== v55 ==
Design alu_top, start of the top module:
module alu_top (
    input             clk,
    input      [7:0]  a_in,
    input      [7:0]  b_in,
    input      [3:0]  command_in,
    input             oe,
    output reg [15:0] d_out
);
    reg [7:0] a_q, b_q;
    reg [3:0] cmd_q;
    reg       oe_q;
    wire [15:0] alu_out;
    always @(posedge clk) begin
        a_q   <= a_in;
        b_q   <= b_in;
        cmd_q <= command_in;
        oe_q  <= oe;
        d_out <= alu_out;
    end
    alu u_alu (.a_in(a_q), .b_in(b_q), .command_in(cmd_q), .oe(oe_q), .d_out(alu_out));
endmodule
==> flow/config.mk <==
export PLATFORM = sky130hd
export DESIGN_NAME = alu_top
export DESIGN_NICKNAME = alu_top
export VERILOG_FILES = /design/flow/design.v
export SDC_FILE = /design/flow/constraint.sdc
export NUM_CORES = 4
export LEC_CHECK = 0
export ABC_AREA = 0
export CAP_MARGIN = 15
export CORE_ASPECT_RATIO = 0.87
export CORE_MARGIN = 2
export CORE_UTILIZATION = 45
export CTS_CLUSTER_DIAMETER = 393
export GPL_TIMING_DRIVEN = 0
export SETUP_SLACK_MARGIN = 2.69
export SLEW_MARGIN = 40
==> flow/constraint.sdc <==
create_clock -name core_clock -period 16.9 [get_ports {clk}]
set_input_delay 3.3800 -clock core_clock [delete_from_list [all_inputs] [get_ports {clk}]]
set_output_delay 3.3800 -clock core_clock [all_outputs]
set_load 0.01 [all_outputs]
run.sh (not shown) runs the stock make flow with config.mk's settings and CLKGATE_MAP_FILE=.
To summarise v55: no stage aborted, but the layout did not pass its checks, failing on setup timing.
Edits applied to the flow inputs when going from v55 to v35:
Settings: clearing CTS_CLUSTER_DIAMETER, which used to be 393; clearing CORE_ASPECT_RATIO, which used to be 0.87; swapping 40 for 20 in SLEW_MARGIN; clearing SETUP_SLACK_MARGIN, which used to be 2.69; swapping 15 for 20 in CAP_MARGIN; clearing GPL_TIMING_DRIVEN, which used to be 0; clearing ABC_AREA, which used to be 0; swapping 45 for 61 in CORE_UTILIZATION; swapping 16.9 for 16.0 in the clock period (ns, I/O delays scaled along).
- Although v35 finished all stages, its layout failed final checks on capacitance limit, slew limit, setup timing.
- Of v55 and v35, the run reporting the higher slack of the worst reg-to-reg path was v55.
- Going from v55 to v35, logic area lower; cell area picked up an extra 5.4%.
- Summary of v35 over v55: wire length grew by 53%; post-route non-filler standard cell count grew by 84; number of cells on the worst reg-to-reg path shrank by about 5.5%; cell area after synthesis held steady.
- For v35, the top routing layer in use was met5, unlike v55, where it was met4.
- Compared v35 vs v55, and die area is down in v35.
#### Input delta (v59 over v35)
Settings: SETUP_SLACK_MARGIN newly set to 0.51; CAP_MARGIN changed from 20 to 5; CORE_UTILIZATION changed from 61 to 70; the clock period (ns, I/O delays scaled along) changed from 16.0 to 9.45.
[summary]
v59: it failed during clock tree synthesis (4_1_cts), and the tool reported DPL-0038.
For the estimated wirelength of the detail-placed design, v59 came in 29% higher than v35 did.
Diff v35..v59 | mean instance size in the synthesized netlist | unchanged
Going from v35 to v59, cell count after placement lower, placed instance area higher, number of standard-cell rows in the floorplan lower, initial core utilization higher, mapped cell area roughly the same.
[v59] die area fell about 12% relative to v35
v59 vs v35 — worst-case setup slack after placement dropped 7550 ps.
Width of the die: v35 and v59 compared, lower one is v59
--- input diff v59..v34 ---
Settings: changing CAP_MARGIN from 5 to 20; removing SETUP_SLACK_MARGIN (formerly 0.51); changing CORE_UTILIZATION from 70 to 40; changing the clock period (ns, I/O delays scaled along) from 9.45 to 24.0.
Findings:
Placeable core region went up by more than half going from v59 to v34.
Taking v59 over v34, the number of standard-cell rows in the floorplan ratio works out to 0.75.
Of v59 and v34, v34 shows the lower initial standard-cell utilization of the core, with v59 above it.
Diff v34..v59 | yosys stat chip area | unchanged
Total instance count after detailed placement (v34 vs. v59) decreases by a little under 10%
v59 has a lower height of the die than v34.
As far as tally of buffers added on design ports goes, v34 and v59 are indistinguishable; the numbers are identical.
Across v59 and v34, a clean result was obtained everywhere but in v59.
Tool error DPL-0038 stopped v59 during clock tree synthesis (4_1_cts); no final results.
Relative to v59, the die span in x of v34 is higher by 31%.
Chip area: v59 and v34 compared, higher one is v34
Compared to v59, v34 has worst setup slack before clock tree synthesis 13,310 ps higher.
The following lists how v54 was set up differently from v34:
Settings: setting ABC_AREA to 1 for the first time; changing CORE_UTILIZATION from 40 to 18; setting SETUP_SLACK_MARGIN to 1.54 for the first time; changing CAP_MARGIN from 20 to 25; setting CTS_CLUSTER_DIAMETER to 338 for the first time.
On clock skew, v34 loses to v54.
Between v34 and v54, synthesized area increased.
The post-route fraction of the period consumed by the critical path in v54 was lower than what v34 gave.
Compared with v34, in v54 data arrival time at the worst-slack endpoint decreased by 370 ps relative to the old numbers, final design instance area without fill saw an increase.

---

the previous run:
Starting RTL as in the previous note.
Settings: LEC_CHECK=0, CAP_MARGIN=40, CORE_MARGIN=2, CORE_UTILIZATION=68, SETUP_SLACK_MARGIN=-0.7, SLEW_MARGIN=20; clock period 22.4 ns.
To summarise the previous run: no stage aborted, but the layout did not pass its checks, failing on setup timing.
Inputs modified between the previous run and the current run:
Settings: CORE_UTILIZATION: 68 -> 70; HOLD_SLACK_MARGIN: unset -> 0.29; SETUP_SLACK_MARGIN: -0.7 -> 0.15.
[summary]
The flow ended early for the current run: it failed with a tool error in global routing.
The count of standard-cell rows of the current run falls short of that of the previous run by 1.
The area of the placeable core in the current run was lower than what the previous run gave.
Relative to the previous run, area after detailed placement has gone up in the current run.
Delta (the current run minus the previous run): HPWL after detailed placement grew by 580 um; height of the chip fell 1.4%.
The higher number of gates resized after CTS came out of the current run.
Re yosys stat chip area: no difference whatsoever between the current run and the previous run.
Core utilization before placement ended up 2.7 points higher on the current run than on the previous run.
